==> branch amber: inputs <==
// router
module router #(
    parameter AXIS_DATA_WIDTH = 40,
    parameter ID_WIDTH = 4,
    parameter CHANNEL_NUMBER = 5,
    parameter BUFFER_LENGTH = 8,
    parameter MAX_ROUTERS_X = 4,
    parameter MAX_ROUTERS_X_WIDTH
    = $clog2(MAX_ROUTERS_X),
    parameter MAX_ROUTERS_Y = 4,
    parameter MAX_ROUTERS_Y_WIDTH
    = $clog2(MAX_ROUTERS_Y),
    parameter ROUTER_X = 1,
    parameter ROUTER_Y = 2,
    parameter STRB_WIDTH = AXIS_DATA_WIDTH/8
)(
    input  clk_i, rst_n_i,
    input  logic [CHANNEL_NUMBER*AXIS_DATA_WIDTH-1:0] in_tdata_i,
    input  logic [CHANNEL_NUMBER*STRB_WIDTH-1:0]      in_tstrb_i,
    input  logic [CHANNEL_NUMBER*STRB_WIDTH-1:0]      in_tkeep_i,
    input  logic [CHANNEL_NUMBER-1:0]                 in_tlast_i,
    input  logic [CHANNEL_NUMBER*ID_WIDTH-1:0]        in_tid_i,
    input  logic [CHANNEL_NUMBER-1:0]                 in_tvalid_i,
    output logic [CHANNEL_NUMBER-1:0]                 in_tready_o,
    output logic [CHANNEL_NUMBER*AXIS_DATA_WIDTH-1:0] out_tdata_o,
    output logic [CHANNEL_NUMBER*STRB_WIDTH-1:0]      out_tstrb_o,
    output logic [CHANNEL_NUMBER*STRB_WIDTH-1:0]      out_tkeep_o,
    output logic [CHANNEL_NUMBER-1:0]                 out_tlast_o,
    output logic [CHANNEL_NUMBER*ID_WIDTH-1:0]        out_tid_o,
    output logic [CHANNEL_NUMBER-1:0]                 out_tvalid_o,
    input  logic [CHANNEL_NUMBER-1:0]                 out_tready_i
);
clock: 4.11 ns
lec_check: 0
cap_margin: 5
core_aspect_ratio: 0.53
core_margin: 2
core_utilization: 72
cts_cluster_size: 41
place_density_lb_addon: 0.0
setup_slack_margin: 1.21
slew_margin: 20
run.sh (not shown) runs the stock make flow with config.mk's settings and CLKGATE_MAP_FILE=.
==> branch ember (differences from branch amber) <==
- CORE_ASPECT_RATIO: 0.53 -> unset
- CTS_CLUSTER_DIAMETER: unset -> 29
- CTS_CLUSTER_SIZE: 41 -> unset
- MAX_ROUTING_LAYER: unset -> met4
- PLACE_DENSITY_LB_ADDON: 0.0 -> unset
- SETUP_SLACK_MARGIN: 1.21 -> 0.24
==> flow/constraint.sdc (replaced) <==
create_clock -name core_clock -period 3.92 [get_ports {clk_i}]
set_input_delay 0.7840 -clock core_clock [delete_from_list [all_inputs] [get_ports {clk_i}]]
set_output_delay 0.7840 -clock core_clock [all_outputs]
set_load 0.01 [all_outputs]
==> results <==
Branch ember aborted during 4_1_cts. Branch amber aborted during 3_5_place_dp on DPL-0033.
In die area, branch ember and branch amber hardly differ.
In synthesized cell count, branch ember and branch amber do not differ.
Area after synthesis is the same in branch ember and branch amber.


==> inputs of 03-14 <==
Starting RTL as in the previous note.
==> flow/design.v (excerpt) <==
module router #(
    parameter AXIS_DATA_WIDTH = 40,
    parameter ID_WIDTH = 4,
    parameter CHANNEL_NUMBER = 5,
    parameter BUFFER_LENGTH = 8,
    parameter MAX_ROUTERS_X = 4,
    parameter MAX_ROUTERS_X_WIDTH
    = $clog2(MAX_ROUTERS_X),
    parameter MAX_ROUTERS_Y = 4,
    parameter MAX_ROUTERS_Y_WIDTH
    = $clog2(MAX_ROUTERS_Y),
    parameter ROUTER_X = 1,
    parameter ROUTER_Y = 2,
    parameter STRB_WIDTH = AXIS_DATA_WIDTH/8
)(
    input  clk_i, rst_n_i,
    input  logic [CHANNEL_NUMBER*AXIS_DATA_WIDTH-1:0] in_tdata_i,
    input  logic [CHANNEL_NUMBER*STRB_WIDTH-1:0]      in_tstrb_i,
    input  logic [CHANNEL_NUMBER*STRB_WIDTH-1:0]      in_tkeep_i,
    input  logic [CHANNEL_NUMBER-1:0]                 in_tlast_i,
    input  logic [CHANNEL_NUMBER*ID_WIDTH-1:0]        in_tid_i,
    input  logic [CHANNEL_NUMBER-1:0]                 in_tvalid_i,
    output logic [CHANNEL_NUMBER-1:0]                 in_tready_o,
    output logic [CHANNEL_NUMBER*AXIS_DATA_WIDTH-1:0] out_tdata_o,
    output logic [CHANNEL_NUMBER*STRB_WIDTH-1:0]      out_tstrb_o,
    output logic [CHANNEL_NUMBER*STRB_WIDTH-1:0]      out_tkeep_o,
    output logic [CHANNEL_NUMBER-1:0]                 out_tlast_o,
    output logic [CHANNEL_NUMBER*ID_WIDTH-1:0]        out_tid_o,
    output logic [CHANNEL_NUMBER-1:0]                 out_tvalid_o,
    input  logic [CHANNEL_NUMBER-1:0]                 out_tready_i
);
==> flow/config.mk <==
export PLATFORM = sky130hd
export DESIGN_NAME = router
export DESIGN_NICKNAME = router
export VERILOG_FILES = /design/flow/design.v
export SDC_FILE = /design/flow/constraint.sdc
export NUM_CORES = 4
export LEC_CHECK = 0
export ABC_AREA = 0
export CAP_MARGIN = 20
export CELL_PAD_IN_SITES_GLOBAL_PLACEMENT = 3
export CORE_ASPECT_RATIO = 1.64
export CORE_MARGIN = 2
export CORE_UTILIZATION = 41
export HOLD_SLACK_MARGIN = 0.24
export MAX_ROUTING_LAYER = met4
export MIN_ROUTING_LAYER = met1
export PLACE_DENSITY = 0.7
export SETUP_SLACK_MARGIN = 0.2
export SLEW_MARGIN = 20
export TNS_END_PERCENT = 85
==> flow/constraint.sdc <==
create_clock -name core_clock -period 9.99 [get_ports {clk_i}]
set_input_delay 1.9980 -clock core_clock [delete_from_list [all_inputs] [get_ports {clk_i}]]
set_output_delay 1.9980 -clock core_clock [all_outputs]
set_load 0.01 [all_outputs]
==> inputs of 10-19, as changes to 03-14 <==
Settings changed: ABC_AREA 0 to not set, CAP_MARGIN 20 to 15, CELL_PAD_IN_SITES_GLOBAL_PLACEMENT 3 to not set, CORE_ASPECT_RATIO 1.64 to not set, CORE_UTILIZATION 41 to 72, CTS_CLUSTER_SIZE set to 41, HOLD_SLACK_MARGIN 0.24 to not set, MAX_ROUTING_LAYER met4 to not set, MIN_ROUTING_LAYER met1 to not set, PLACE_DENSITY 0.7 to not set, PLACE_DENSITY_LB_ADDON set to 0.0, SETUP_SLACK_MARGIN 0.2 to -0.34, TNS_END_PERCENT 85 to not set.
==> flow/constraint.sdc (replaced) <==
create_clock -name core_clock -period 5.34 [get_ports {clk_i}]
set_input_delay 1.0680 -clock core_clock [delete_from_list [all_inputs] [get_ports {clk_i}]]
set_output_delay 1.0680 -clock core_clock [all_outputs]
set_load 0.01 [all_outputs]
==> inputs of 06-28, as changes to 03-14 <==
Settings changed: ABC_AREA 0 to not set, CELL_PAD_IN_SITES_GLOBAL_PLACEMENT 3 to not set, CORE_ASPECT_RATIO 1.64 to 1.54, CORE_UTILIZATION 41 to 70, CTS_CLUSTER_SIZE set to 41, HOLD_SLACK_MARGIN 0.24 to not set, MAX_ROUTING_LAYER met4 to not set, MIN_ROUTING_LAYER met1 to not set, PLACE_DENSITY 0.7 to not set, PLACE_DENSITY_LB_ADDON set to 0.0, SETUP_SLACK_MARGIN 0.2 to 1.21, TNS_END_PERCENT 85 to 5.
==> flow/constraint.sdc (replaced) <==
create_clock -name core_clock -period 4.11 [get_ports {clk_i}]
set_input_delay 0.8220 -clock core_clock [delete_from_list [all_inputs] [get_ports {clk_i}]]
set_output_delay 0.8220 -clock core_clock [all_outputs]
set_load 0.01 [all_outputs]
==> results <==
06-28 ran to the end with violations: negative setup slack. 10-19 died in global routing (5_1_grt) (ODB-0269). 03-14 finished with timing, DRC and antenna clean.
Between 03-14 and 06-28, the lower via count is in 03-14 (gap about 15%, measured against 06-28).
Against 03-14, the sequential power of 06-28 is larger by about 140%.
Clock power: 03-14 is smaller than 06-28 (about 56%).
In synthesized cell count, 03-14 and 06-28 do not differ.
Against 03-14, the register-to-register slack of 06-28 is lower by 4.4 ns.
In 03-14 the non-clock buffer count is lower than in 06-28, by 481.
Against 06-28, the combinational power of 03-14 is lower by about 70%.
Between 06-28 and 03-14, the lower worst setup slack is in 06-28 (gap 2.6 ns).
In 03-14 the cell area is smaller than in 06-28, by 2.8%.
Area after synthesis is the same in 03-14 and 10-19.
Power figures rest on the tool's default switching activity, not on a simulated workload.
